==> flow/design.v <==
`timescale 1ns / 1ps
module valid_ready_FF #(
    parameter DATA_WIDTH = 128
)
(
    input clk,
    input reset,
    input                   i_valid,
    output                  i_ready,
    input  [DATA_WIDTH-1:0] i_data,
    output reg                  o_valid,
    input                       o_ready,
    output reg [DATA_WIDTH-1:0] o_data
);
    assign i_ready = o_ready | ~o_valid;
    always @(posedge clk) begin
        if(reset) begin
            o_valid <= 1'b0;
            o_data  <= 'd0;
        end
        else if(i_ready) begin
            o_valid <= i_valid;
            o_data  <= i_data;
        end
    end
endmodule
`timescale 1ns / 1ps
module dct_4x4 #(
    parameter PERF_OPT_ROW = 0,
    parameter PERF_OPT_COL = 0
)
(
    input clk,
    input reset,
    input          i_valid,
    output         i_ready,
    input  [255:0] i_data,
    output         o_valid,
    input          o_ready,
    output [255:0] o_data
);
    wire [127:0] i_data_128;
    wire         w_valid;
    wire         w_ready;
    wire [127:0] w_data;
    reg row_valid;
    reg col_valid;
    reg weight_valid;
    reg dct_valid;
    wire row_ready;
    wire col_ready;
    wire weight_ready;
    wire dct_ready;
    wire        [7:0] x[0:3][0:3];
    reg signed [11:0] row_out[0:3][0:3];
    reg signed [14:0] col_out[0:3][0:3];
    reg signed [19:0] weight_out[0:3][0:3];
    reg signed [15:0] dct_out[0:3][0:3];
    wire signed [5:0] coeff_A = 6'b0_00011;   
    wire signed [5:0] coeff_B = 6'b0_00101;   
    wire signed [5:0] coeff_C = 6'b0_01000;   
    genvar i,j;
    integer n, m;
    generate
        for(i=0; i<4; i=i+1) begin
            for(j=0; j<4; j=j+1) begin
                assign i_data_128[(32*i+8*j)+:8] = i_data[(64*i+16*j)+:8];
            end
        end
    endgenerate
    valid_ready_FF #(128) u_valid_ready_FF(
        clk, reset, i_valid, i_ready, i_data_128, w_valid, w_ready, w_data
    );
    generate
        for(i=0; i<4; i=i+1) begin
            for(j=0; j<4; j=j+1) begin
                assign x[i][j] = w_data[127-(32*i+8*j)-:8];
            end
        end
    endgenerate
    generate
    if(~PERF_OPT_ROW) begin
        assign w_ready = row_ready | ~row_valid;
        always @(posedge clk) begin
            if(reset) begin
                row_valid <= 'd0;
                for(n=0; n<4; n=n+1) begin
                    for(m=0; m<4; m=m+1) begin
                        row_out[n][m] <= 'd0;
                    end
                end
            end
            else if(w_ready) begin
                row_valid <= w_valid;
                row_out[0][0] <= x[0][0] + x[1][0] + x[2][0] + x[3][0];
                row_out[0][1] <= x[0][1] + x[1][1] + x[2][1] + x[3][1];
                row_out[0][2] <= x[0][2] + x[1][2] + x[2][2] + x[3][2];
                row_out[0][3] <= x[0][3] + x[1][3] + x[2][3] + x[3][3];
                row_out[1][0] <= (x[0][0]<<1) + x[1][0] - x[2][0] - (x[3][0]<<1);
                row_out[1][1] <= (x[0][1]<<1) + x[1][1] - x[2][1] - (x[3][1]<<1);
                row_out[1][2] <= (x[0][2]<<1) + x[1][2] - x[2][2] - (x[3][2]<<1);
                row_out[1][3] <= (x[0][3]<<1) + x[1][3] - x[2][3] - (x[3][3]<<1);
                row_out[2][0] <= x[0][0] - x[1][0] - x[2][0] + x[3][0];
                row_out[2][1] <= x[0][1] - x[1][1] - x[2][1] + x[3][1];
                row_out[2][2] <= x[0][2] - x[1][2] - x[2][2] + x[3][2];
                row_out[2][3] <= x[0][3] - x[1][3] - x[2][3] + x[3][3];
                row_out[3][0] <= x[0][0] - (x[1][0]<<1) + (x[2][0]<<1) - x[3][0];
                row_out[3][1] <= x[0][1] - (x[1][1]<<1) + (x[2][1]<<1) - x[3][1];
                row_out[3][2] <= x[0][2] - (x[1][2]<<1) + (x[2][2]<<1) - x[3][2];
                row_out[3][3] <= x[0][3] - (x[1][3]<<1) + (x[2][3]<<1) - x[3][3];
            end
        end
    end
    else if(PERF_OPT_ROW) begin
        assign w_ready = row_ready;
        always @(*) begin
            row_valid = w_valid;
            row_out[0][0] = x[0][0] + x[1][0] + x[2][0] + x[3][0];
            row_out[0][1] = x[0][1] + x[1][1] + x[2][1] + x[3][1];
            row_out[0][2] = x[0][2] + x[1][2] + x[2][2] + x[3][2];
            row_out[0][3] = x[0][3] + x[1][3] + x[2][3] + x[3][3];
            row_out[1][0] = (x[0][0]<<1) + x[1][0] - x[2][0] - (x[3][0]<<1);
            row_out[1][1] = (x[0][1]<<1) + x[1][1] - x[2][1] - (x[3][1]<<1);
            row_out[1][2] = (x[0][2]<<1) + x[1][2] - x[2][2] - (x[3][2]<<1);
            row_out[1][3] = (x[0][3]<<1) + x[1][3] - x[2][3] - (x[3][3]<<1);
            row_out[2][0] = x[0][0] - x[1][0] - x[2][0] + x[3][0];
            row_out[2][1] = x[0][1] - x[1][1] - x[2][1] + x[3][1];
            row_out[2][2] = x[0][2] - x[1][2] - x[2][2] + x[3][2];
            row_out[2][3] = x[0][3] - x[1][3] - x[2][3] + x[3][3];
            row_out[3][0] = x[0][0] - (x[1][0]<<1) + (x[2][0]<<1) - x[3][0];
            row_out[3][1] = x[0][1] - (x[1][1]<<1) + (x[2][1]<<1) - x[3][1];
            row_out[3][2] = x[0][2] - (x[1][2]<<1) + (x[2][2]<<1) - x[3][2];
            row_out[3][3] = x[0][3] - (x[1][3]<<1) + (x[2][3]<<1) - x[3][3];
        end
    end
    endgenerate
    generate
    if(~PERF_OPT_COL) begin
        assign row_ready = col_ready | ~col_valid;
        always @(posedge clk) begin
            if(reset) begin
                col_valid <= 'd0;
                for(n=0; n<4; n=n+1) begin
                    for(m=0; m<4; m=m+1) begin
                        col_out[n][m] <= 'd0;
                    end
                end
            end
            else if(row_ready) begin
                col_valid <= row_valid;
                col_out[0][0] <= row_out[0][0] + row_out[0][1] + row_out[0][2] + row_out[0][3];
                col_out[1][0] <= row_out[1][0] + row_out[1][1] + row_out[1][2] + row_out[1][3];
                col_out[2][0] <= row_out[2][0] + row_out[2][1] + row_out[2][2] + row_out[2][3];
                col_out[3][0] <= row_out[3][0] + row_out[3][1] + row_out[3][2] + row_out[3][3];
                col_out[0][1] <= (row_out[0][0]<<1) + row_out[0][1] - row_out[0][2] - (row_out[0][3]<<1);
                col_out[1][1] <= (row_out[1][0]<<1) + row_out[1][1] - row_out[1][2] - (row_out[1][3]<<1);
                col_out[2][1] <= (row_out[2][0]<<1) + row_out[2][1] - row_out[2][2] - (row_out[2][3]<<1);
                col_out[3][1] <= (row_out[3][0]<<1) + row_out[3][1] - row_out[3][2] - (row_out[3][3]<<1);
                col_out[0][2] <= row_out[0][0] - row_out[0][1] - row_out[0][2] + row_out[0][3];
                col_out[1][2] <= row_out[1][0] - row_out[1][1] - row_out[1][2] + row_out[1][3];
                col_out[2][2] <= row_out[2][0] - row_out[2][1] - row_out[2][2] + row_out[2][3];
                col_out[3][2] <= row_out[3][0] - row_out[3][1] - row_out[3][2] + row_out[3][3];
                col_out[0][3] <= row_out[0][0] - (row_out[0][1]<<1) + (row_out[0][2]<<1) - row_out[0][3];
                col_out[1][3] <= row_out[1][0] - (row_out[1][1]<<1) + (row_out[1][2]<<1) - row_out[1][3];
                col_out[2][3] <= row_out[2][0] - (row_out[2][1]<<1) + (row_out[2][2]<<1) - row_out[2][3];
                col_out[3][3] <= row_out[3][0] - (row_out[3][1]<<1) + (row_out[3][2]<<1) - row_out[3][3];
            end
        end
    end
    else if(PERF_OPT_COL) begin
        assign row_ready = col_ready;
        always @(*) begin
            col_valid = row_valid;
            col_out[0][0] = row_out[0][0] + row_out[0][1] + row_out[0][2] + row_out[0][3];
            col_out[1][0] = row_out[1][0] + row_out[1][1] + row_out[1][2] + row_out[1][3];
            col_out[2][0] = row_out[2][0] + row_out[2][1] + row_out[2][2] + row_out[2][3];
            col_out[3][0] = row_out[3][0] + row_out[3][1] + row_out[3][2] + row_out[3][3];
            col_out[0][1] = (row_out[0][0]<<1) + row_out[0][1] - row_out[0][2] - (row_out[0][3]<<1);
            col_out[1][1] = (row_out[1][0]<<1) + row_out[1][1] - row_out[1][2] - (row_out[1][3]<<1);
            col_out[2][1] = (row_out[2][0]<<1) + row_out[2][1] - row_out[2][2] - (row_out[2][3]<<1);
            col_out[3][1] = (row_out[3][0]<<1) + row_out[3][1] - row_out[3][2] - (row_out[3][3]<<1);
            col_out[0][2] = row_out[0][0] - row_out[0][1] - row_out[0][2] + row_out[0][3];
            col_out[1][2] = row_out[1][0] - row_out[1][1] - row_out[1][2] + row_out[1][3];
            col_out[2][2] = row_out[2][0] - row_out[2][1] - row_out[2][2] + row_out[2][3];
            col_out[3][2] = row_out[3][0] - row_out[3][1] - row_out[3][2] + row_out[3][3];
            col_out[0][3] = row_out[0][0] - (row_out[0][1]<<1) + (row_out[0][2]<<1) - row_out[0][3];
            col_out[1][3] = row_out[1][0] - (row_out[1][1]<<1) + (row_out[1][2]<<1) - row_out[1][3];
            col_out[2][3] = row_out[2][0] - (row_out[2][1]<<1) + (row_out[2][2]<<1) - row_out[2][3];
            col_out[3][3] = row_out[3][0] - (row_out[3][1]<<1) + (row_out[3][2]<<1) - row_out[3][3];
        end
    end
    endgenerate
    assign col_ready = weight_ready | ~weight_valid;
    always @(posedge clk) begin
        if(reset) begin
            weight_valid <= 'd0;
            for(n=0; n<4; n=n+1) begin
                for(m=0; m<4; m=m+1) begin
                    weight_out[n][m] <= 'd0;
                end
            end
        end
        else if(col_ready) begin
            weight_valid <= col_valid;
            weight_out[0][0] <= coeff_C * col_out[0][0];
            weight_out[0][1] <= coeff_B * col_out[0][1];
            weight_out[0][2] <= coeff_C * col_out[0][2];
            weight_out[0][3] <= coeff_B * col_out[0][3];
            weight_out[1][0] <= coeff_B * col_out[1][0];
            weight_out[1][1] <= coeff_A * col_out[1][1];
            weight_out[1][2] <= coeff_B * col_out[1][2];
            weight_out[1][3] <= coeff_A * col_out[1][3];
            weight_out[2][0] <= coeff_C * col_out[2][0];
            weight_out[2][1] <= coeff_B * col_out[2][1];
            weight_out[2][2] <= coeff_C * col_out[2][2];
            weight_out[2][3] <= coeff_B * col_out[2][3];
            weight_out[3][0] <= coeff_B * col_out[3][0];
            weight_out[3][1] <= coeff_A * col_out[3][1];
            weight_out[3][2] <= coeff_B * col_out[3][2];
            weight_out[3][3] <= coeff_A * col_out[3][3];
        end
    end
    assign dct_ready    = o_ready;
    assign weight_ready = dct_ready | ~dct_valid;
    always @(posedge clk) begin
        if(reset) begin
            dct_valid <= 'd0;
            for(n=0; n<4; n=n+1) begin
                for(m=0; m<4; m=m+1) begin
                    dct_out[n][m] <= 'd0;
                end
            end
        end
        else if(weight_ready) begin
            dct_valid <= weight_valid;
            dct_out[0][0] <= {weight_out[0][0][19], weight_out[0][0][15:5], weight_out[0][0][4:1]};
            dct_out[0][1] <= {weight_out[0][1][19], weight_out[0][1][15:5], weight_out[0][1][4:1]};
            dct_out[0][2] <= {weight_out[0][2][19], weight_out[0][2][15:5], weight_out[0][2][4:1]};
            dct_out[0][3] <= {weight_out[0][3][19], weight_out[0][3][15:5], weight_out[0][3][4:1]};
            dct_out[1][0] <= {weight_out[1][0][19], weight_out[1][0][15:5], weight_out[1][0][4:1]};
            dct_out[1][1] <= {weight_out[1][1][19], weight_out[1][1][15:5], weight_out[1][1][4:1]};
            dct_out[1][2] <= {weight_out[1][2][19], weight_out[1][2][15:5], weight_out[1][2][4:1]};
            dct_out[1][3] <= {weight_out[1][3][19], weight_out[1][3][15:5], weight_out[1][3][4:1]};
            dct_out[2][0] <= {weight_out[2][0][19], weight_out[2][0][15:5], weight_out[2][0][4:1]};
            dct_out[2][1] <= {weight_out[2][1][19], weight_out[2][1][15:5], weight_out[2][1][4:1]};
            dct_out[2][2] <= {weight_out[2][2][19], weight_out[2][2][15:5], weight_out[2][2][4:1]};
            dct_out[2][3] <= {weight_out[2][3][19], weight_out[2][3][15:5], weight_out[2][3][4:1]};
            dct_out[3][0] <= {weight_out[3][0][19], weight_out[3][0][15:5], weight_out[3][0][4:1]};
            dct_out[3][1] <= {weight_out[3][1][19], weight_out[3][1][15:5], weight_out[3][1][4:1]};
            dct_out[3][2] <= {weight_out[3][2][19], weight_out[3][2][15:5], weight_out[3][2][4:1]};
            dct_out[3][3] <= {weight_out[3][3][19], weight_out[3][3][15:5], weight_out[3][3][4:1]};
        end
    end
    assign o_valid = dct_valid;
    assign o_data = {
        dct_out[0][0], dct_out[0][1], dct_out[0][2], dct_out[0][3],
        dct_out[1][0], dct_out[1][1], dct_out[1][2], dct_out[1][3],
        dct_out[2][0], dct_out[2][1], dct_out[2][2], dct_out[2][3],
        dct_out[3][0], dct_out[3][1], dct_out[3][2], dct_out[3][3]
    };
endmodule
`timescale 1ns / 1ps
module dct_4x4_core (
    input          clk,
    input          reset,
    input          i_valid,
    output         i_ready,
    input  [255:0] i_data,
    output         o_valid,
    input          o_ready,
    output [255:0] o_data
);
    dct_4x4 #(
        .PERF_OPT_ROW(1),
        .PERF_OPT_COL(1)
    ) u_dct_4x4 (
        .clk    (clk),
        .reset  (reset),
        .i_valid(i_valid),
        .i_ready(i_ready),
        .i_data (i_data),
        .o_valid(o_valid),
        .o_ready(o_ready),
        .o_data (o_data)
    );
endmodule
==> flow/run.sh <==
#!/bin/bash
# the make line also repeats each setting of config.mk as NAME=value (left out here)
make -C /OpenROAD-flow-scripts/flow DESIGN_CONFIG=/design/flow/config.mk WORK_HOME=/design/flow/orfs CLKGATE_MAP_FILE= finish
==> flow/config.mk <==
export PLATFORM = sky130hd
export DESIGN_NAME = dct_4x4_core
export DESIGN_NICKNAME = dct_4x4_core
export VERILOG_FILES = /design/flow/design.v
export SDC_FILE = /design/flow/constraint.sdc
export NUM_CORES = 4
export LEC_CHECK = 0
export CAP_MARGIN = 20
export CORE_MARGIN = 2
export CORE_UTILIZATION = 34
export CTS_CLUSTER_DIAMETER = 252
export HOLD_SLACK_MARGIN = 0.25
export PLACE_DENSITY_LB_ADDON = 0.28
export SETUP_SLACK_MARGIN = 0.34
export SLEW_MARGIN = 20
==> flow/constraint.sdc <==
create_clock -name core_clock -period 5.96 [get_ports {clk}]
set_input_delay 1.1920 -clock core_clock [delete_from_list [all_inputs] [get_ports {clk}]]
set_output_delay 1.1920 -clock core_clock [all_outputs]
set_load 0.01 [all_outputs]
==> results of run 1 <==
per-layer routing:
metal | global-route usage (%) | part of all wire, % | up-vias
met4 | 4.61 | 2.0 | 2
met5 | 0 | 0.0052 | -
met3 | 2.55 | 4.7 | 206
met1 | 33.6 | 54 | 30900
met2 | 30.3 | 40 | 1415
li1 | - | - | 31500
per-stage QoR:
stage	hold WS, ns	utilization, %	instance area (um^2)
2_1_floorplan	0.415	-	76400
3_3_place_gp	0.440	37.3	83200
3_5_place_dp	0.443	37.3	83200
4_1_cts	0.451	39.2	87200
5_1_grt	0.463	39.2	87200
6_report	0.449	39.2	87300
layout make-up:
cell class	instances	area share, %
multi-input cells	7013	59.0
flip-flops and latches	1046	24.0
repair buffers	463	5.25
well taps	2975	4.27
clock buffers	149	3.70
inverters	655	2.82
clock inverters	65	0.951
diodes	2	0.00574
==> ci_impl_report.md, run 1 <==
## Implementation flow summary

| Metric | Value |
|---|---|
| Status | timing/DRC/antenna clean |
| Period utilization | 83.3% |
| Synth cell types | 85 |
| FP Rows | 173 |
| Setup crit start | u_dct_4x4.row_out[10][0]$_SDFFE_PP0P_ |
| Number of global-route vias before repair | 61.4k |
| CTS Buf Count | 117 |
| Synth-to-layout area growth | 14.3% |
| Die span in y | 478 um |
| Chip area | 228000 um^2 |
| Worst Path Buf+Inv | 1 |
| H-tree levels | 3 |
| Root Driver | clkbuf_16 |
| First DRT Iteration DRCs | 4494 |
| Post-CTS setup buffers | 0 |
| CTS Sinks | 1046 |
| CTS tree | built |
| Detailed placement HPWL | 202 mm |
| Largest net degree at the start of global routing | 201 |
| Ys flop type | dfxtp_1 |
| Area leader, netlist | dfxtp_1 |
| Synth Instances | 9079 |
| Minimum clock period | 4.96 ns |
| Setup TNS Final | 0 ns |
| Gr ovfl total | 0 |
| Crit path launch type | register |
| Total track usage | 21.3% |
| FP Util | 34.3% |
| Cells after DPL | 12.2k |
| Routed len/inst | 20.2 um |
| Top cells, area | dfxtp_1, ha_1, fa_1, nand2_1, a21oi_1 |
| Synth top cells by count | nand2_1, a21oi_1, dfxtp_1, ha_1, inv_1 |
| Number of enable flip-flop cells | 0 |
| Max-area cell share | 27.4% |
| Mean Syn Cell Area | 8.41 um^2 |
| Crit Path Max Fanout | 5 |
| Simple-Gate Fraction of Synth Area | 15.8% |
| Boundary Pins | 518 |
| Crit path DRT | 6.67 ns |
| Count leader, synth | nand2_1 |
| Die W | 478 um |
| Post-Synth XOR/XNOR Area | 5.52% |
| Worst EP arrival | 5.68 ns |
| PostCTS Resize Cnt | 0 |
| Ys cells | 9079 |
| Worst-case hold path end point | u_dct_4x4.dct_out[15][15]$_SDFFE_PP0P_ |
| Clock Skews | 0.0478 ns |
| Final setup violating endpoints | 0 |
| DR pass1 iterations | 6 |
| Worst Tran Pin Value | 1.08 ns |
| # port buffers | 380 |
| Hold path cells | 2 |
| Filler instances | 22.6k |
| Crit path depth | 17 |
| First-pass GRT wire length | 379 mm |
| Vias | 64.0k |
| Slew HR | 28.0% |
| Synth flops | 1046 |
| Synthesized area | 76300 um^2 |
| Stage-log warning count | 294 |
| Clock latency (worst-skew pair) | 0.80 ns |
| Post-route antenna net violation count | 0 |
| Adder share | 27.5% |
| Reg2Reg Depth | 17 |
| Worst Setup EP | u_dct_4x4.col_out[10][14]$_SDFFE_PP0P_ |
| NumNets Final | 11.0k |
| Clk pin slew, worst setup/hold paths | 0.06 ns |
| Via density | 5.17 |
| Family with the most delay on the worst path | adder cells |
| Seq. cell area | 20900 um^2 |
| Top non-seq family | adder cells |
| Worst setup path class | register to register |
| Reg-to-reg startpoint | u_dct_4x4.row_out[10][0]$_SDFFE_PP0P_ |
| Async S/R FF share, synth | 0% |
| CP cell instances | fa_1 -> inv_1 -> ha_1 -> or2_2 -> fa_1 -> a21o_1 -> a21oi_1 -> o21a_1 -> nor3_1 -> a2111oi_1 -> a21oi_1 -> xnor2_1 -> ha_1 -> nor2b_1 -> nor4b_1 -> o221ai_1 -> nand2_1 |
| RR Endpoint | u_dct_4x4.col_out[10][14]$_SDFFE_PP0P_ |
| Drt drc | 0 |
| Critical path's slowest cell | fa_1 |
| Yosys warnings | 6 |
| Setup WS pre-CTS | 0.924 ns |
| Clock tree buffer depth | 3 |
| Worst min-delay path startpoint | u_dct_4x4.dct_out[15][15]$_SDFFE_PP0P_ |
| Register share after synthesis | 27.4% |
| R2r setup slk | 1.0 ns |
| Hold Fails Final Rpt | 0 |
| Final Non-Filler Cells | 12.4k |
| Gate Area | 51500 um^2 |
| RSZ-0062 raised after global routing | no |
| Routability cong. | 0.956 |
| Hold Buf Count CTS | 0 |
| Yosys stat area | 76300 um^2 |
| Crit. End Element | register |
| AND-OR/OR-AND share of the synthesized area | 18.2% |
| Fmax | 0.202 GHz |
| MaxCap Viol Count | 0 |
| Setup ws final | 0.998 ns |
| Worst min path class | register to register |
| Final WL | 250 mm |
| Initial antenna violation count | 4 |
| Peak per-stage delay on the critical path | 0.72 ns |
| Area fraction in mux cells | 0.293% |
| Final-report max-slew violation count | 0 |
| Core area | 223000 um^2 |
==> run 2: changes to the inputs <==
CORE_UTILIZATION = 70   (was 34)
CTS_CLUSTER_DIAMETER = 211   (was 252)
HOLD_SLACK_MARGIN = not set   (was 0.25)
MAX_ROUTING_LAYER = met4   (was not set)
PLACE_DENSITY_LB_ADDON = not set   (was 0.28)
clock period = 5.58 ns   (was 5.96 ns; I/O delays follow)
==> ci_impl_report.md, run 2 <==
## Implementation flow summary

| Metric | Value |
|---|---|
| Post-Synth XOR/XNOR Area | 5.52% (unchanged) |
| AND-OR/OR-AND share of the synthesized area | 18.2% (unchanged) |
| Synth flops | 1046 (unchanged) |
| Final WL | 229 mm (-8.4%) |
| Die span in y | 334 um (-30%) |
| Initial antenna violation count | 7 (+3) |
| Filler instances | 7479 (-67%) |
| Hold WS | 0.450 ns (+0.00159 ns) |
| Crit path depth | 18 (+1) |
| First-pass GRT wire length | 355 mm (-6.2%) |
| Worst min path class | register to register |
| R2r setup slk | 0.68 ns (-0.31 ns) |
| RR Endpoint | u_dct_4x4.col_out[6][13]$_SDFFE_PP0P_ |
| Area fraction in mux cells | 0.293% (unchanged) |
| Worst min-delay path startpoint | u_dct_4x4.dct_out[14][12]$_SDFFE_PP0P_ |
| H-tree levels | 3 (unchanged) |
| First DRT Iteration DRCs | 7108 (+58%) |
| Largest net degree at the start of global routing | 214 (+6.5%) |
| Register share after synthesis | 27.4% (unchanged) |
| FP Rows | 121 (-30%) |
| Top cells, area | dfxtp_1, ha_1, fa_1, nand2_1, a21oi_1 |
| Total track usage | 41.4% (+20 points) |
| Clock tree buffer depth | 3 (unchanged) |
| NumNets Final | 10.9k (-0.26%) |
| Family with the most delay on the worst path | AND-OR/OR-AND gates |
| Synth-to-layout area growth | 11.4% |
| Slew HR | 23.5% (-4.4 points) |
| DR pass1 iterations | 9 (+3) |
| Simple-Gate Fraction of Synth Area | 15.8% (unchanged) |
| Crit path launch type | register |
| Cells after DPL | 10.6k (-13%) |
| Post-route antenna net violation count | 0 (unchanged) |
| Boundary Pins | 518 (unchanged) |
| Crit path DRT | 6.17 ns (-0.50 ns) |
| PostCTS Resize Cnt | 0 (unchanged) |
| Fmax | 0.204 GHz (+1.4%) |
| Ys cells | 9079 (unchanged) |
| Count leader, synth | nand2_1 |
| Stage-log warning count | 284 (-3.4%) |
| CP cell instances | fa_1 -> inv_1 -> ha_1 -> or2_1 -> fa_1 -> a21o_1 -> a21oi_1 -> o21a_1 -> nor3_1 -> a2111oi_1 -> xnor2_1 -> ha_1 -> nor2b_1 -> o21ai_0 -> nand2b_1 -> a221oi_1 -> xor2_1 -> o21ai_1 |
| Final Non-Filler Cells | 10.8k (-13%) |
| Number of enable flip-flop cells | 0 (unchanged) |
| Routability cong. | 1.06 (+11%) |
| Worst-case hold path end point | u_dct_4x4.dct_out[14][12]$_SDFFE_PP0P_ |
| FP Util | 70.3% (+36 points) |
| Yosys warnings | 6 (unchanged) |
| Ys flop type | dfxtp_1 |
| Via density | 6.21 (+20%) |
| Post-CTS setup buffers | 0 (unchanged) |
| Worst Path Buf+Inv | 1 (unchanged) |
| Die W | 334 um (-30%) |
| Gr ovfl total | 0 (unchanged) |
| Setup crit start | u_dct_4x4.row_out[6][0]$_SDFFE_PP0P_ |
| Hold Buf Count CTS | 0 (unchanged) |
| Synthesized area | 76300 um^2 (unchanged) |
| Drt drc | 0 (unchanged) |
| Final setup violating endpoints | 0 (unchanged) |
| Worst setup path class | register to register |
| Top non-seq family | adder cells |
| CTS Buf Count | 109 (-6.8%) |
| Synth top cells by count | nand2_1, a21oi_1, dfxtp_1, ha_1, inv_1 |
| Mean Syn Cell Area | 8.41 um^2 (unchanged) |
| Clock latency (worst-skew pair) | 0.74 ns (-0.06 ns) |
| CTS tree | built |
| Reg2Reg Depth | 18 (+1) |
| Chip area | 112000 um^2 (-51%) |
| Vias | 66.9k (+4.6%) |
| Yosys stat area | 76300 um^2 (unchanged) |
| Setup TNS Final | 0 ns (unchanged) |
| Critical path's slowest cell | fa_1 |
| Max-area cell share | 27.4% (unchanged) |
| Core area | 109000 um^2 (-51%) |
| Crit Path Max Fanout | 7 (+2) |
| Async S/R FF share, synth | 0% (unchanged) |
| Reg-to-reg startpoint | u_dct_4x4.row_out[6][0]$_SDFFE_PP0P_ |
| # port buffers | 380 (unchanged) |
| CTS Sinks | 1046 (unchanged) |
| Area leader, netlist | dfxtp_1 |
| Synth Instances | 9079 (unchanged) |
| Adder share | 27.5% (unchanged) |
| Period utilization | 87.7% (+4.5 points) |
| Hold Fails Final Rpt | 0 (unchanged) |
| Crit. End Element | register |
| Hold path cells | 2 (unchanged) |
| Worst Tran Pin Value | 1.15 ns (+0.0654 ns) |
| Synth cell types | 85 (unchanged) |
| RSZ-0062 raised after global routing | no |
| MaxCap Viol Count | 0 (unchanged) |
| Clock Skews | 0.0376 ns (-0.0102 ns) |
| Detailed placement HPWL | 178 mm (-12%) |
| Routed len/inst | 21.2 um (+5.1%) |
| Root Driver | clkbuf_16 |
| Status | timing/DRC/antenna clean |
| Number of global-route vias before repair | 63.8k (+3.9%) |
| Worst EP arrival | 5.49 ns (-0.19 ns) |
| Clk pin slew, worst setup/hold paths | 0.06 ns (about the same) |
| Minimum clock period | 4.90 ns (-0.0667 ns) |
| Peak per-stage delay on the critical path | 0.64 ns (-0.08 ns) |
| Worst Setup EP | u_dct_4x4.col_out[6][13]$_SDFFE_PP0P_ |
| Final-report max-slew violation count | 0 (unchanged) |
-- run 2: metal layers --
| metal | up-vias | track usage (%) | share of wire (%) |
|---|---|---|---|
| met5 | - | - | 0 |
| met4 | 0 | 17.4 | 4.9 |
| met3 | 451 | 6.29 | 9.7 |
| met2 | 3105 | 60.6 | 43 |
| met1 | 32000 | 57.2 | 43 |
| li1 | 31400 | - | - |
-- run 2: through the flow --
stage | utilization, % | instance area [um^2] | setup slack, ns
finish | 78.4 | 85100 | 0.685
global route | 78.4 | 85100 | 0.358
CTS | 78.4 | 85100 | 0.727
detailed placement | 74.7 | 81100 | 0.744
global placement | 74.7 | 81100 | 0.805
floorplan | - | 76400 | 1.25
-- run 2: area by class of cell --
| class | count | area (um^2) | area share (%) |
|---|---|---|---|
| timing repair buffer | 443 | 4440 | 5.22 |
| tap | 1414 | 1770 | 2.08 |
| inverter | 655 | 2460 | 2.89 |
| antenna | 6 | 15.0 | 0.0176 |
| clock buffer | 146 | 3070 | 3.60 |
| multi-input combinational | 7013 | 51500 | 60.5 |
| clock inverter | 52 | 883 | 1.04 |
| sequential | 1046 | 20900 | 24.6 |
==> run 3: changes to the inputs <==
ABC_AREA = 0   (was not set)
CELL_PAD_IN_SITES_DETAIL_PLACEMENT = 1   (was not set)
CORE_ASPECT_RATIO = 0.54   (was not set)
CORE_MARGIN = 3   (was 2)
CORE_UTILIZATION = 26   (was 70)
CTS_CLUSTER_DIAMETER = not set   (was 211)
CTS_CLUSTER_SIZE = 66   (was not set)
HOLD_SLACK_MARGIN = -0.04   (was not set)
MAX_ROUTING_LAYER = not set   (was met4)
MIN_ROUTING_LAYER = met1   (was not set)
PLACE_DENSITY = 0.47   (was not set)
SETUP_SLACK_MARGIN = 0.43   (was 0.34)
SLEW_MARGIN = 10   (was 20)
clock period = 3.92 ns   (was 5.58 ns; I/O delays follow)
==> ci_impl_report.md, run 3 <==
## Implementation flow summary

| Metric | Value |
|---|---|
| Final setup violating endpoints | 22 (+22) |
| Count leader, synth | nand2_1 |
| Peak per-stage delay on the critical path | 0.61 ns (-0.03 ns) |
| Register share after synthesis | 27.4% (unchanged) |
| Worst Setup EP | u_dct_4x4.col_out[6][13]$_SDFFE_PP0P_ |
| CTS Buf Count | 113 (+3.7%) |
| CTS tree | built |
| Critical path's slowest cell | fa_2 |
| Period utilization | 107% (+19 points) |
| Number of enable flip-flop cells | 0 (unchanged) |
| CTS Sinks | 1046 (unchanged) |
| Status | failed layout checks |
| Dpl cell area | 89200 um^2 (+10%) |
| # port buffers | 380 (unchanged) |
| Simple-Gate Fraction of Synth Area | 15.8% (unchanged) |
| Area leader, netlist | dfxtp_1 |
| FP Rows | 145 (+20%) |
| Mean Syn Cell Area | 8.41 um^2 (unchanged) |
| Post-Synth XOR/XNOR Area | 5.52% (unchanged) |
| Worst-case hold path end point | u_dct_4x4.u_valid_ready_FF.o_data[69]$_SDFFE_PP0P_ |
| Chip area | 300000 um^2 (+170%) |
| Detailed placement HPWL | 247 mm (+39%) |
| Crit path depth | 20 (+2) |
| Synth cell types | 85 (unchanged) |
| Die W | 743 um (+120%) |
| Worst min-delay path startpoint | reset |
| Root Driver | clkbuf_16 |
| Gr ovfl total | 0 (unchanged) |
| R2r setup slk | -0.27 ns (-0.95 ns) |
| Routability cong. | 0.930 (-12%) |
| Async S/R FF share, synth | 0% (unchanged) |
| Setup crit start | u_dct_4x4.row_out[5][0]$_SDFFE_PP0P_ |
| Via density | 4.94 (-20%) |
| Drt drc | 0 (unchanged) |
| Number of global-route vias before repair | 74.6k (+17%) |
| Worst Path Buf+Inv | 3 (+2) |
| Cell area after layout | 99600 um^2 (+17%) |
| Worst Tran Pin Value | 1.02 ns (-0.125 ns) |
| Filler instances | 33.8k (+350%) |
| Synth Instances | 9079 (unchanged) |
| Hold Buf Count CTS | 0 (unchanged) |
| Yosys stat area | 76300 um^2 (unchanged) |
| Hold WS | 0.423 ns (-0.0279 ns) |
| Setup ws final | -0.266 ns (-0.951 ns) |
| Setup WS pre-CTS | -0.421 ns (-1.17 ns) |
| RSZ-0062 raised after global routing | yes |
| DR pass1 iterations | 6 (-3) |
| Worst min path class | input pin to register |
| Gate Area | 56400 um^2 (+9.6%) |
| Ys cells | 9079 (unchanged) |
| Yosys warnings | 6 (unchanged) |
| Top non-seq family | adder cells |
| Crit. End Element | register |
| Crit path launch type | register |
| AND-OR/OR-AND share of the synthesized area | 18.2% (unchanged) |
| First-pass GRT wire length | 471 mm (+33%) |
| Core area | 291000 um^2 (+170%) |
| Minimum clock period | 4.19 ns (-0.709 ns) |
| Seq. cell area | 21100 um^2 (+0.82%) |
| Post-route antenna net violation count | 0 (unchanged) |
| Clock latency (worst-skew pair) | 0.80 ns (+0.06 ns) |
| Hold Fails Final Rpt | 0 (unchanged) |
| RR Endpoint | u_dct_4x4.col_out[6][13]$_SDFFE_PP0P_ |
| Final core utilization | 34.3% (-44 points) |
| Clock tree buffer depth | 3 (unchanged) |
| Slew HR | 31.9% (+8.4 points) |
| Fmax | 0.239 GHz (+17%) |
| Final WL | 311 mm (+36%) |
| Synth-to-layout area growth | 30.4% |
| Die span in y | 404 um (+21%) |
| Final-report max-slew violation count | 0 (unchanged) |
| Crit Path Max Fanout | 3 (-4) |
| Worst EP arrival | 4.82 ns (-0.67 ns) |
| Reg-to-reg startpoint | u_dct_4x4.row_out[5][0]$_SDFFE_PP0P_ |
| Area fraction in mux cells | 0.293% (unchanged) |
| First DRT Iteration DRCs | 3656 (-49%) |
| Synth top cells by count | nand2_1, a21oi_1, dfxtp_1, ha_1, inv_1 |
| Synth flops | 1046 (unchanged) |
| MaxCap Viol Count | 0 (unchanged) |
| Family with the most delay on the worst path | adder cells |
| Clock Skews | 0.0608 ns (+0.0231 ns) |
| Layout check faults | negative setup slack |
| Stage-log warning count | 300 (+5.6%) |
| CP cell instances | fa_2 -> inv_2 -> ha_4 -> or2_4 -> fa_2 -> a21o_1 -> a21oi_2 -> o21a_1 -> nor3_4 -> a2111oi_4 -> buf_4 -> a21oi_2 -> xor2_1 -> ha_1 -> buf_6 -> nand3_2 -> nor2_2 -> a221oi_2 -> xor2_1 -> o21ai_1 |
| FP Util | 26.3% (-44 points) |
| Crit path DRT | 4.56 ns (-1.61 ns) |
| Reg2Reg Depth | 20 (+2) |
| Top cells, area | dfxtp_1, ha_1, fa_1, nand2_1, a21oi_1 |
| Adder share | 27.5% (unchanged) |
| H-tree levels | 3 (unchanged) |
| Max-area cell share | 27.4% (unchanged) |
| Total track usage | 20.3% (-21 points) |
| Hold path cells | 2 (unchanged) |
| Synthesized area | 76300 um^2 (unchanged) |
| Ys flop type | dfxtp_1 |
| Boundary Pins | 518 (unchanged) |
| Initial antenna violation count | 11 (+4) |
| Vias | 69.3k (+3.5%) |
| Worst setup path class | register to register |
| Clk pin slew, worst setup/hold paths | 0.07 ns (about the same) |
| NumNets Final | 11.7k (+7.0%) |
| Largest net degree at the start of global routing | 185 (-14%) |
| Routed len/inst | 22.1 um (+4.3%) |
## run 3: stage by stage
step	std cells	TNS [ns]
after floorplan	9087	0
after global placement	13700	-4.73
after detailed placement	13700	-8.26
after CTS	14000	-1.76
after global routing	14000	-8.50
final	14000	-2.36
## run 3: layout make-up
type	count	share of cell area, %
antenna	4	0.0101
clock buffer	156	3.27
clock inverter	54	0.671
inverter	655	2.51
multi-input combinational	7013	56.7
sequential	1046	21.2
tap	3895	4.90
timing repair buffer	1210	10.8
## run 3: routing by layer
| metal | GRT usage, % | routed length (um) | vias to the layer above |
|---|---|---|---|
| met5 | 0 | 61 | - |
| met3 | 3.53 | 16700 | 266 |
| met2 | 32.7 | 139000 | 1043 |
| met4 | 3.41 | 5540 | 10 |
| li1 | - | - | 32900 |
| met1 | 28.6 | 149000 | 35100 |
## run 3: repair_timing
item                                    CTS  global route
pin swaps                               407           355
endpoints found under the setup margin  211           225
gates resized                           728           442
endpoints found under the hold margin     0             0
setup buffers                           117            51
==> run 4: changes to the inputs <==
ABC_AREA = not set   (was 0)
CAP_MARGIN = 40   (was 20)
CELL_PAD_IN_SITES_DETAIL_PLACEMENT = not set   (was 1)
CORE_ASPECT_RATIO = 0.94   (was 0.54)
CORE_MARGIN = 2   (was 3)
CORE_UTILIZATION = 72   (was 26)
CTS_CLUSTER_DIAMETER = 102   (was not set)
CTS_CLUSTER_SIZE = not set   (was 66)
HOLD_SLACK_MARGIN = not set   (was -0.04)
MAX_ROUTING_LAYER = met4   (was not set)
MIN_ROUTING_LAYER = not set   (was met1)
PLACE_DENSITY = not set   (was 0.47)
SETUP_SLACK_MARGIN = -0.27   (was 0.43)
TNS_END_PERCENT = 5   (was not set)
clock period = 3.69 ns   (was 3.92 ns; I/O delays follow)
==> ci_impl_report.md, run 4 <==
## Implementation flow summary

| Metric | Value |
|---|---|
| Status | failed layout checks |
| Layout check faults | negative setup slack |
| Critical path's slowest cell | fa_1 |
| Minimum clock period | 4.27 ns (+0.0849 ns) |
| Filler instances | 5604 (-83%) |
| CTS Sinks | 1046 (unchanged) |
| AND-OR/OR-AND share of the synthesized area | 18.2% (unchanged) |
| Period utilization | 116% (+9.0 points) |
| Number of enable flip-flop cells | 0 (unchanged) |
| Final WL | 253 mm (-18%) |
| First DRT Iteration DRCs | 8606 (+140%) |
| Clk pin slew, worst setup/hold paths | 0.06 ns (about the same) |
| Die W | 340 um (-54%) |
| FP Util | 72.8% (+47 points) |
| Die span in y | 320 um (-21%) |
| DR pass1 iterations | 9 (+3) |
| Setup crit start | u_dct_4x4.row_out[4][0]$_SDFFE_PP0P_ |
| First-pass GRT wire length | 387 mm (-18%) |
| Drt drc | 0 (unchanged) |
| Core area | 105000 um^2 (-64%) |
| RR Endpoint | u_dct_4x4.col_out[6][9]$_SDFFE_PP0P_ |
| Worst min path class | input pin to register |
| Cell area after layout | 90500 um^2 (-9.1%) |
| Reg2Reg Depth | 19 (-5.0%) |
| CP cell instances | fa_1 -> inv_1 -> ha_2 -> or2_4 -> fa_2 -> a21o_1 -> a21oi_2 -> buf_4 -> buf_4 -> o21bai_1 -> a21oi_2 -> xnor2_2 -> ha_1 -> o21ai_2 -> nor2b_4 -> o31ai_2 -> a21oi_1 -> xor2_1 -> o21ai_0 |
| Worst Setup EP | u_dct_4x4.col_out[6][9]$_SDFFE_PP0P_ |
| Largest net degree at the start of global routing | 209 (+13%) |
| GR Util met3 | 10.2% (+6.7 points) |
| Hold WS | 0.444 ns (+0.0216 ns) |
| Routed len/inst | 22.2 um (+0.32%) |
| Worst-case hold path end point | u_dct_4x4.col_out[14][11]$_SDFFE_PP0P_ |
| Crit path launch type | register |
| Crit path DRT | 4.34 ns (-0.22 ns) |
| Adder share | 27.5% (unchanged) |
| Final-report max-slew violation count | 0 (unchanged) |
| Register share after synthesis | 27.4% (unchanged) |
| Reg-to-reg startpoint | u_dct_4x4.row_out[4][0]$_SDFFE_PP0P_ |
| H-tree levels | 3 (unchanged) |
| Hold path cells | 2 (unchanged) |
| Detailed placement HPWL | 191 mm (-22%) |
| Top non-seq family | adder cells |
| Slew HR | 28.7% (-3.3 points) |
| NumNets Final | 11.6k (-1.1%) |
| R2r setup slk | -0.58 ns (-0.31 ns) |
| Boundary Pins | 518 (unchanged) |
| Area leader, netlist | dfxtp_1 |
| Synth Instances | 9079 (unchanged) |
| Synth-to-layout area growth | 18.6% |
| Clock latency (worst-skew pair) | 0.76 ns (-0.04 ns) |
| Area fraction in mux cells | 0.293% (unchanged) |
| FP Rows | 115 (-21%) |
| Synth top cells by count | nand2_1, a21oi_1, dfxtp_1, ha_1, inv_1 |
| Family with the most delay on the worst path | AND-OR/OR-AND gates |
| Gr ovfl total | 0 (unchanged) |
| Setup WS pre-CTS | -0.558 ns (-0.137 ns) |
| Clock tree buffer depth | 3 (unchanged) |
| Via density | 6.35 (+29%) |
| Mean Syn Cell Area | 8.41 um^2 (unchanged) |
| Dpl cell area | 86000 um^2 (-3.6%) |
| Met2 usage | 68.2% (+36 points) |
| Yosys stat area | 76300 um^2 (unchanged) |
| Worst Tran Pin Value | 1.07 ns (+0.0493 ns) |
| Worst min-delay path startpoint | reset |
| Simple-Gate Fraction of Synth Area | 15.8% (unchanged) |
| Count leader, synth | nand2_1 |
| Worst EP arrival | 4.92 ns (+0.10 ns) |
| Ys cells | 9079 (unchanged) |
| Worst setup path class | register to register |
| Synth cell types | 85 (unchanged) |
| Number of global-route vias before repair | 70.0k (-6.2%) |
| Crit Path Max Fanout | 3 (unchanged) |
| Initial antenna violation count | 6 (-5) |
| Top cells, area | dfxtp_1, ha_1, fa_1, nand2_1, a21oi_1 |
| Clock Skews | 0.0721 ns (+0.0113 ns) |
| Root Driver | clkbuf_16 |
| Peak per-stage delay on the critical path | 0.58 ns (-0.03 ns) |
| Chip area | 109000 um^2 (-64%) |
| RSZ-0062 raised after global routing | yes |
| Hold Fails Final Rpt | 0 (unchanged) |
| Stage-log warning count | 289 (-3.7%) |
| Routability cong. | 1.09 (+17%) |
| Post-Synth XOR/XNOR Area | 5.52% (unchanged) |
| Post-route antenna net violation count | 0 (unchanged) |
| Crit. End Element | register |
| # port buffers | 380 (unchanged) |
| Yosys warnings | 6 (unchanged) |
| Fmax | 0.234 GHz (-2.0%) |
| CTS tree | built |
| Worst Path Buf+Inv | 3 (unchanged) |
| Async S/R FF share, synth | 0% (unchanged) |
| Final setup violating endpoints | 121 (+450%) |
| GR peak layer | met2 |
| CTS Buf Count | 107 (-5.3%) |
| Synthesized area | 76300 um^2 (unchanged) |
| Total track usage | 46.2% (+26 points) |
| Vias | 72.5k (+4.6%) |
| Setup ws final | -0.581 ns (-0.315 ns) |
| Synth flops | 1046 (unchanged) |
| MaxCap Viol Count | 0 (unchanged) |
| Ys flop type | dfxtp_1 |
| Max-area cell share | 27.4% (unchanged) |
| Met1 GRT Util | 60.5% (+32 points) |
| Crit path depth | 19 (-5.0%) |
## run 4: repair_timing
action,in CTS,in global routing
hold buffers,0,0
endpoints found under the setup margin,36,117
gates resized,22,172
setup buffers,2,13
pin swaps,10,96
## run 4: routing by layer
layer	share of wire [%]	wire length [um]	up-vias
met5	0	0	-
met4	6.0	15100	0
met3	12	30300	867
met2	43	108000	4376
met1	39	99800	34600
li1	-	-	32700
## run 4: layout make-up
cell class                 count  area (um^2)  share of cell area (%)
inverter                     655         2460                    2.72
sequential                  1046        21000                    23.1
clock buffer                 140         2960                    3.27
multi-input combinational   7013        52200                    57.6
antenna                        6         15.0                  0.0166
timing repair buffer        1082         9420                    10.4
clock inverter                58          806                   0.890
tap                         1404         1760                    1.94
## run 4: per-stage QoR
| step | TNS, ns | util [%] | instances |
|---|---|---|---|
| 2_1_floorplan | -3.54 | - | 9087 |
| 6_report | -17.40 | 86.3 | 11400 |
| 3_3_place_gp | -10.45 | 82.0 | 11200 |
| 5_1_grt | -44.84 | 86.3 | 11400 |
| 3_5_place_dp | -20.07 | 82.0 | 11200 |
| 4_1_cts | -19.33 | 85.7 | 11400 |
==> run 5: changes to the inputs <==
CAP_MARGIN = 20   (was 40)
CELL_PAD_IN_SITES_DETAIL_PLACEMENT = 1   (was not set)
CELL_PAD_IN_SITES_GLOBAL_PLACEMENT = 2   (was not set)
CORE_ASPECT_RATIO = not set   (was 0.94)
CORE_MARGIN = 3   (was 2)
CORE_UTILIZATION = 36   (was 72)
CTS_CLUSTER_DIAMETER = 385   (was 102)
GPL_ROUTABILITY_DRIVEN = 0   (was not set)
MAX_ROUTING_LAYER = not set   (was met4)
MIN_ROUTING_LAYER = met2   (was not set)
PLACE_DENSITY_LB_ADDON = 0.07   (was not set)
SETUP_SLACK_MARGIN = not set   (was -0.27)
SLEW_MARGIN = 25   (was 10)
TNS_END_PERCENT = not set   (was 5)
clock period = 7.11 ns   (was 3.69 ns; I/O delays follow)
==> ci_impl_report.md, run 5 <==
## Implementation flow summary

| Metric | Value |
|---|---|
| Status | timing/DRC/antenna clean |
| Synth flops | 1046 (unchanged) |
| Initial antenna violation count | 1 (-5) |
| Root Driver | clkbuf_16 |
| Post-Synth XOR/XNOR Area | 5.52% (unchanged) |
| Seq. cell area | 20900 um^2 (about the same) |
| Crit path depth | 6 (-13) |
| Async S/R FF share, synth | 0% (unchanged) |
| NumNets Final | 11.0k (-5.4%) |
| Worst-case hold path end point | u_dct_4x4.dct_out[2][6]$_SDFFE_PP0P_ |
| Via density | 7.42 (+17%) |
| Post-CTS setup buffers | 0 (-2) |
| Final WL | 279 mm (+10%) |
| H-tree levels | 4 (+1) |
| Count leader, synth | nand2_1 |
| Yosys stat area | 76300 um^2 (unchanged) |
| Crit path launch type | input pin |
| Number of global-route vias before repair | 104k (+48%) |
| Setup WS pre-CTS | 1.82 ns (+2.38 ns) |
| Final Non-Filler Cells | 12.2k (+7.0%) |
| PostCTS Resize Cnt | 0 (-100%) |
| Worst min path class | register to register |
| R2r setup slk | 1.78 ns (+2.36 ns) |
| Slew HR | 24.5% (-4.2 points) |
| Drt drc | 0 (unchanged) |
| Worst EP arrival | 3.95 ns (-0.97 ns) |
| DR pass1 iterations | 15 (+6) |
| Filler instances | 24.8k (+340%) |
| Ys cells | 9079 (unchanged) |
| Gr ovfl total | 0 (unchanged) |
| # port buffers | 380 (unchanged) |
| Stage-log warning count | 294 (+1.7%) |
| Vias | 90.5k (+25%) |
| Yosys warnings | 6 (unchanged) |
| Worst min-delay path startpoint | u_dct_4x4.weight_out[2][7]$_SDFFE_PP0P_ |
| Synth-to-layout area growth | 14.2% |
| CTS tree | built |
| Area leader, netlist | dfxtp_1 |
| Setup TNS Final | 0 ns (+17.40 ns) |
| Routed len/inst | 22.9 um (+3.1%) |
| CTS Sinks | 1046 (unchanged) |
| Worst Tran Pin Value | 1.12 ns (+0.0542 ns) |
| Clk pin slew, worst setup/hold paths | 0.06 ns (about the same) |
| Cell area after layout | 87200 um^2 (-3.7%) |
| Period utilization | 75.6% (-40 points) |
| Boundary Pins | 518 (unchanged) |
| Total track usage | 37.4% (-8.8 points) |
| RSZ-0062 raised after global routing | no |
| Setup ws final | 1.74 ns (+2.32 ns) |
| Max-area cell share | 27.4% (unchanged) |
| Simple-Gate Fraction of Synth Area | 15.8% (unchanged) |
| Largest net degree at the start of global routing | 227 (+8.6%) |
| Peak per-stage delay on the critical path | 0.55 ns (-0.03 ns) |
| Final setup violating endpoints | 0 (-100%) |
| Post-route antenna net violation count | 0 (unchanged) |
| Synthesized area | 76300 um^2 (unchanged) |
| Clock tree buffer depth | 3 (unchanged) |
| Crit path DRT | 5.69 ns (+1.35 ns) |
| Reg-to-reg startpoint | u_dct_4x4.row_out[12][0]$_SDFFE_PP0P_ |
| Clock Skews | 0.0433 ns (-0.0288 ns) |
| Chip area | 218000 um^2 (+100%) |
| Family with the most delay on the worst path | simple AND/OR/NAND/NOR gates |
| Minimum clock period | 5.37 ns |
| Dpl cell area | 82700 um^2 (-3.8%) |
| Die span in y | 467 um (+46%) |
| Critical path's slowest cell | clkdlybuf4s50_1 |
| Detailed placement HPWL | 214 mm (+12%) |
| RR Endpoint | u_dct_4x4.col_out[14][14]$_SDFFE_PP0P_ |
| Worst Setup EP | i_ready |
| Gate Area | 51500 um^2 (-1.2%) |
| FP Util | 36.3% (-36 points) |
| Number of enable flip-flop cells | 0 (unchanged) |
| Area fraction in mux cells | 0.293% (unchanged) |
| Synth cell types | 85 (unchanged) |
| Synth Instances | 9079 (unchanged) |
| Setup crit start | o_ready |
| Adder share | 27.5% (unchanged) |
| Register share after synthesis | 27.4% (unchanged) |
| Hold Fails Final Rpt | 0 (unchanged) |
| Reg2Reg Depth | 16 (-3) |
| Cells after DPL | 12.0k (+6.9%) |
| Crit. End Element | primary output |
| Clock latency (worst-skew pair) | 0.84 ns (+0.08 ns) |
| Hold Buf Count CTS | 0 (unchanged) |
| FP Rows | 168 (+46%) |
| Worst setup path class | input pin to primary output |
| Top non-seq family | adder cells |
| Final-report max-slew violation count | 0 (unchanged) |
| MaxCap Viol Count | 0 (unchanged) |
| Fmax | 0.186 GHz |
| Core area | 210000 um^2 (+100%) |
| First-pass GRT wire length | 414 mm (+7.0%) |
| CTS Buf Count | 131 (+22%) |
| Mean Syn Cell Area | 8.41 um^2 (unchanged) |
| Ys flop type | dfxtp_1 |
| Synth top cells by count | nand2_1, a21oi_1, dfxtp_1, ha_1, inv_1 |
| AND-OR/OR-AND share of the synthesized area | 18.2% (unchanged) |
| First DRT Iteration DRCs | 10.5k (+22%) |
| Die W | 467 um (+37%) |
| Hold path cells | 2 (unchanged) |
| Crit Path Max Fanout | 49 (+46) |
| CP cell instances | clkdlybuf4s50_1 -> nor2b_4 -> and3_4 -> and3_4 -> inv_4 -> clkdlybuf4s50_1 |
| Worst Path Buf+Inv | 3 (unchanged) |
| Top cells, area | dfxtp_1, ha_1, fa_1, nand2_1, a21oi_1 |
==> run 5: layout make-up <==
class | count | area share, %
antenna | 23 | 0.0660
timing repair buffer | 435 | 4.96
sequential | 1046 | 24.0
multi-input combinational | 7013 | 59.1
clock inverter | 40 | 0.681
inverter | 655 | 2.82
clock buffer | 185 | 4.37
tap | 2805 | 4.02
==> run 5: routing by layer <==
metal  share of wire, %  up-vias  track usage [%]  wire length [um]
met2                 45    25500             38.3            127000
li1                   -    31200                -                 -
met5                2.2        -             24.5              6250
met4                5.3      152             5.62             14700
met1                  0    32200                -                 0
met3                 47     1470             57.5            132000
==> run 5: through the flow <==
step / hold WS (ns) / util, %
global placement: 0.433 / 39.4
CTS: 0.442 / 41.5
global route: 0.453 / 41.5
floorplan: 0.415 / -
detailed placement: 0.432 / 39.4
finish: 0.435 / 41.5
==> run 6: changes to the inputs <==
ABC_AREA = 0   (was not set)
CELL_PAD_IN_SITES_DETAIL_PLACEMENT = not set   (was 1)
CELL_PAD_IN_SITES_GLOBAL_PLACEMENT = not set   (was 2)
CORE_MARGIN = 2   (was 3)
CORE_UTILIZATION = 31   (was 36)
CTS_CLUSTER_DIAMETER = not set   (was 385)
GPL_ROUTABILITY_DRIVEN = not set   (was 0)
GPL_TIMING_DRIVEN = 1   (was not set)
MIN_ROUTING_LAYER = met1   (was met2)
PLACE_DENSITY_LB_ADDON = 0.15   (was 0.07)
SETUP_SLACK_MARGIN = 1.12   (was not set)
SLEW_MARGIN = 10   (was 25)
clock period = 4.23 ns   (was 7.11 ns; I/O delays follow)
==> ci_impl_report.md, run 6 <==
## Implementation flow summary

| Metric | Value |
|---|---|
| Routed len/inst | 20.7 um (-9.6%) |
| Top non-seq family | adder cells |
| Period utilization | 96.0% (+20 points) |
| Crit path depth | 18 (+12) |
| Initial antenna violation count | 11 (+10) |
| CTS Sinks | 1046 (unchanged) |
| Critical path's slowest cell | fa_2 |
| Die span in y | 500 um (+7.2%) |
| Final Non-Filler Cells | 13.1k (+7.4%) |
| DR pass1 iterations | 6 (-9) |
| Async S/R FF share, synth | 0% (unchanged) |
| Yosys warnings | 6 (unchanged) |
| Slew HR | 16.8% (-7.7 points) |
| CTS Buf Count | 132 (+0.76%) |
| Clock tree buffer depth | 3 (unchanged) |
| Ys cells | 9079 (unchanged) |
| Crit. End Element | register |
| Hold Buf Count CTS | 0 (unchanged) |
| Number of enable flip-flop cells | 0 (unchanged) |
| Largest net degree at the start of global routing | 215 (-5.3%) |
| Core area | 245000 um^2 (+17%) |
| Reg2Reg Depth | 18 (+2) |
| Number of global-route vias before repair | 64.6k (-38%) |
| R2r setup slk | 0.17 ns (-1.61 ns) |
| Worst Tran Pin Value | 1.25 ns (+0.123 ns) |
| Simple-Gate Fraction of Synth Area | 15.8% (unchanged) |
| Clock latency (worst-skew pair) | 0.83 ns (about the same) |
| Yosys stat area | 76300 um^2 (unchanged) |
| Clock Skews | 0.0313 ns (-0.0120 ns) |
| Synth cell types | 85 (unchanged) |
| Worst EP arrival | 4.76 ns (+0.81 ns) |
| Max-area cell share | 27.4% (unchanged) |
| Via density | 5.03 (-32%) |
| H-tree levels | 4 (unchanged) |
| Worst-case hold path end point | u_dct_4x4.col_out[13][10]$_SDFFE_PP0P_ |
| Top cells, area | dfxtp_1, ha_1, fa_1, nand2_1, a21oi_1 |
| Synth Instances | 9079 (unchanged) |
| Worst Setup EP | u_dct_4x4.col_out[6][13]$_SDFFE_PP0P_ |
| Worst Path Buf+Inv | 3 (unchanged) |
| Final-report max-slew violation count | 0 (unchanged) |
| Clk pin slew, worst setup/hold paths | 0.06 ns (about the same) |
| # port buffers | 380 (unchanged) |
| Synth flops | 1046 (unchanged) |
| Die W | 500 um (+7.2%) |
| Chip area | 250000 um^2 (+15%) |
| Minimum clock period | 4.06 ns |
| Area leader, netlist | dfxtp_1 |
| Crit path DRT | 4.93 ns (-0.76 ns) |
| Hold path cells | 2 (unchanged) |
| RSZ-0062 raised after global routing | yes |
| Root Driver | clkbuf_16 |
| FP Rows | 182 (+8.3%) |
| Worst min-delay path startpoint | reset |
| Family with the most delay on the worst path | AND-OR/OR-AND gates |
| Final WL | 271 mm (-2.9%) |
| Status | timing/DRC/antenna clean |
| Hold Fails Final Rpt | 0 (unchanged) |
| Adder share | 27.5% (unchanged) |
| Synth-to-layout area growth | 29.2% |
| Ys flop type | dfxtp_1 |
| First-pass GRT wire length | 408 mm (-1.5%) |
| Fmax | 0.246 GHz |
| Post-route antenna net violation count | 0 (unchanged) |
| Detailed placement HPWL | 215 mm (+0.25%) |
| RR Endpoint | u_dct_4x4.col_out[6][13]$_SDFFE_PP0P_ |
| Gr ovfl total | 0 (unchanged) |
| Post-Synth XOR/XNOR Area | 5.52% (unchanged) |
| Routability cong. | 0.921 |
| Total track usage | 21.1% (-16 points) |
| Crit path launch type | register |
| NumNets Final | 11.4k (+4.5%) |
| Reg-to-reg startpoint | u_dct_4x4.row_out[6][0]$_SDFFE_PP0P_ |
| Count leader, synth | nand2_1 |
| Vias | 65.9k (-27%) |
| Synth top cells by count | nand2_1, a21oi_1, dfxtp_1, ha_1, inv_1 |
| Drt drc | 0 (unchanged) |
| MaxCap Viol Count | 0 (unchanged) |
| CP cell instances | fa_2 -> inv_2 -> ha_4 -> or2_4 -> a21o_1 -> a31o_1 -> a41o_1 -> o41ai_2 -> buf_4 -> o211ai_1 -> xor2_1 -> buf_4 -> ha_1 -> o21ai_1 -> nand2b_1 -> a221oi_2 -> xor2_1 -> o21ai_1 |
| FP Util | 31.1% (-5.2 points) |
| Worst setup path class | register to register |
| Worst min path class | input pin to register |
| Synthesized area | 76300 um^2 (unchanged) |
| Setup crit start | u_dct_4x4.row_out[6][0]$_SDFFE_PP0P_ |
| AND-OR/OR-AND share of the synthesized area | 18.2% (unchanged) |
| Mean Syn Cell Area | 8.41 um^2 (unchanged) |
| Boundary Pins | 518 (unchanged) |
| CTS tree | built |
| Crit Path Max Fanout | 3 (-94%) |
| Cells after DPL | 12.5k (+4.7%) |
| Area fraction in mux cells | 0.293% (unchanged) |
| Peak per-stage delay on the critical path | 0.61 ns (+0.06 ns) |
| Stage-log warning count | 300 (+2.0%) |
| Final core utilization | 40.2% (-1.3 points) |
| Final setup violating endpoints | 0 (unchanged) |
| Register share after synthesis | 27.4% (unchanged) |
| Setup TNS Final | 0 ns (unchanged) |
| First DRT Iteration DRCs | 3748 (-64%) |
run 6: layout make-up:
cell class | instances | area (um^2)
Antenna cell | 2 | 5.00
Clock buffer | 183 | 3850
Clock inverter | 58 | 723
Fill cell | 24800 | 147000
Inverter | 655 | 2510
Multi-Input combinational cell | 7013 | 57800
Sequential cell | 1046 | 21200
Tap cell | 3220 | 4030
Timing Repair Buffer | 927 | 8500
run 6: per-stage QoR:
| stage | hold slack, ns | instance area, um^2 | worst slack, ns |
|---|---|---|---|
| 6_report | 0.445 | 98700 | 0.169 |
| 4_1_cts | 0.351 | 97000 | 0.0759 |
| 3_3_place_gp | 0.442 | 85700 | 0.0248 |
| 3_5_place_dp | 0.442 | 85700 | 0.0620 |
| 5_1_grt | 0.409 | 98700 | -0.0413 |
| 2_1_floorplan | 0.423 | 77500 | 0.322 |
run 6: per-layer routing:
layer	global-route usage [%]	vias to the layer above	wire, um
li1	-	32400	-
met1	33.5	31900	146000
met2	29.9	1253	109000
met3	2.56	245	11200
met4	4.55	4	5580
met5	0	-	24
run 6: timing repair:
action / CTS / global route
pin swaps: 651 / 270
buffers inserted: 265 / 76
setup endpoints to repair: 275 / 289
gates resized: 996 / 229
==> run 7: changes to the inputs <==
ABC_AREA = not set   (was 0)
CORE_UTILIZATION = 63   (was 31)
CTS_CLUSTER_SIZE = 95   (was not set)
GPL_TIMING_DRIVEN = not set   (was 1)
MIN_ROUTING_LAYER = not set   (was met1)
PLACE_DENSITY = 0.6   (was not set)
PLACE_DENSITY_LB_ADDON = not set   (was 0.15)
SETUP_SLACK_MARGIN = not set   (was 1.12)
SLEW_MARGIN = 20   (was 10)
clock period = 6.05 ns   (was 4.23 ns; I/O delays follow)
==> ci_impl_report.md, run 7 <==
## Implementation flow summary

| Metric | Value |
|---|---|
| Total track usage | 35.0% (+14 points) |
| Setup TNS Final | 0 ns (unchanged) |
| CTS Sinks | 1046 (unchanged) |
| Largest net degree at the start of global routing | 215 (unchanged) |
| Post-Synth XOR/XNOR Area | 5.52% (unchanged) |
| RR Endpoint | u_dct_4x4.col_out[14][14]$_SDFFE_PP0P_ |
| Worst min path class | register to register |
| Core area | 120000 um^2 (-51%) |
| CTS Buf Count | 109 (-17%) |
| Peak per-stage delay on the critical path | 0.65 ns (+0.04 ns) |
| Reg2Reg Depth | 18 (unchanged) |
| Clk pin slew, worst setup/hold paths | 0.06 ns (about the same) |
| MaxCap Viol Count | 0 (unchanged) |
| Number of enable flip-flop cells | 0 (unchanged) |
| CP cell instances | buf_4 -> fa_1 -> inv_1 -> ha_1 -> or2_2 -> fa_1 -> a21o_1 -> a21oi_1 -> o21a_1 -> nor3_1 -> a2111oi_1 -> a21oi_1 -> xor2_1 -> ha_1 -> nor2b_1 -> nor4b_1 -> o221ai_1 -> nand2_1 |
| Crit path launch type | register |
| # port buffers | 380 (unchanged) |
| Chip area | 124000 um^2 (-50%) |
| Hold WS | 0.443 ns (-0.00143 ns) |
| Adder share | 27.5% (unchanged) |
| Synth-to-layout area growth | 11.4% |
| Top cells, area | dfxtp_1, ha_1, fa_1, nand2_1, a21oi_1 |
| Via density | 5.97 (+19%) |
| Initial antenna violation count | 5 (-6) |
| Crit path depth | 18 (unchanged) |
| Slew HR | 30.5% (+14 points) |
| Worst min-delay path startpoint | u_dct_4x4.col_out[0][12]$_SDFFE_PP0P_ |
| Routability cong. | 0.992 (+7.7%) |
| Detailed placement HPWL | 177 mm (-18%) |
| Hold Fails Final Rpt | 0 (unchanged) |
| Synth cell types | 85 (unchanged) |
| Synth top cells by count | nand2_1, a21oi_1, dfxtp_1, ha_1, inv_1 |
| Hold path cells | 2 (unchanged) |
| Ys cells | 9079 (unchanged) |
| FP Util | 63.5% (+32 points) |
| Worst-case hold path end point | u_dct_4x4.col_out[0][12]$_SDFFE_PP0P_ |
| Final WL | 224 mm (-17%) |
| Worst setup path class | register to register |
| Vias | 65.4k (-0.65%) |
| Fmax | 0.200 GHz (-19%) |
| Period utilization | 82.6% (-13 points) |
| H-tree levels | 3 (-1) |
| Drt drc | 0 (unchanged) |
| Clock Skews | 0.0633 ns (+0.0320 ns) |
| Ys flop type | dfxtp_1 |
| Clock latency (worst-skew pair) | 0.76 ns (-0.07 ns) |
| Number of global-route vias before repair | 61.4k (-5.0%) |
| Status | timing/DRC/antenna clean |
| Final-report max-slew violation count | 0 (unchanged) |
| DR pass1 iterations | 6 (unchanged) |
| PostCTS Resize Cnt | 0 (-100%) |
| Clock tree buffer depth | 3 (unchanged) |
| Synth flops | 1046 (unchanged) |
| Die span in y | 352 um (-30%) |
| FP Rows | 127 (-30%) |
| Count leader, synth | nand2_1 |
| Worst EP arrival | 5.69 ns (+0.93 ns) |
| Root Driver | clkbuf_16 |
| Setup crit start | u_dct_4x4.row_out[14][0]$_SDFFE_PP0P_ |
| RSZ-0062 raised after global routing | no |
| Synthesized area | 76300 um^2 (unchanged) |
| Yosys stat area | 76300 um^2 (unchanged) |
| Yosys warnings | 6 (unchanged) |
| Async S/R FF share, synth | 0% (unchanged) |
| NumNets Final | 10.9k (-4.5%) |
| Reg-to-reg startpoint | u_dct_4x4.row_out[14][0]$_SDFFE_PP0P_ |
| Die W | 352 um (-30%) |
| Area leader, netlist | dfxtp_1 |
| Top non-seq family | adder cells |
| First-pass GRT wire length | 346 mm (-15%) |
| Critical path's slowest cell | fa_1 |
| Register share after synthesis | 27.4% (unchanged) |
| Synth Instances | 9079 (unchanged) |
| Simple-Gate Fraction of Synth Area | 15.8% (unchanged) |
| Crit. End Element | register |
| Mean Syn Cell Area | 8.41 um^2 (unchanged) |
| Crit path DRT | 6.74 ns (+1.81 ns) |
| Worst Tran Pin Value | 1.04 ns (-0.204 ns) |
| Stage-log warning count | 282 (-6.0%) |
| Worst Setup EP | u_dct_4x4.col_out[14][14]$_SDFFE_PP0P_ |
| Final setup violating endpoints | 0 (unchanged) |
| First DRT Iteration DRCs | 5744 (+53%) |
| Filler instances | 9715 (-61%) |
| Post-route antenna net violation count | 0 (unchanged) |
| Max-area cell share | 27.4% (unchanged) |
| Post-CTS setup buffers | 0 (-100%) |
| Crit Path Max Fanout | 7 (+4) |
| Hold Buf Count CTS | 0 (unchanged) |
| CTS tree | built |
## run 7: per-layer routing
layer	vias up	part of all wire, %	global-route usage, %
met5	-	0.012	0
met4	4	3.2	11.0
met3	272	7.9	4.28
met2	2387	42	52.7
met1	31400	47	52.3
li1	31400	-	-
## run 7: through the flow
step	setup slack [ns]	std cells	utilization, %	instance area (um^2)
floorplan	1.72	9087	-	76400
global placement	1.19	10800	67.6	81200
detailed placement	1.13	10800	67.6	81200
CTS	1.12	11000	70.8	85000
global route	0.709	11000	70.8	85000
finish	1.05	11000	70.8	85000
## run 7: area by class of cell
type | instances | area, um^2 | area share [%]
clock buffers | 151 | 3100 | 3.64
repair buffers | 434 | 4330 | 5.09
flip-flops and latches | 1046 | 20900 | 24.6
well taps | 1612 | 2020 | 2.37
inverters | 655 | 2460 | 2.89
multi-input cells | 7013 | 51500 | 60.6
clock inverters | 48 | 706 | 0.830
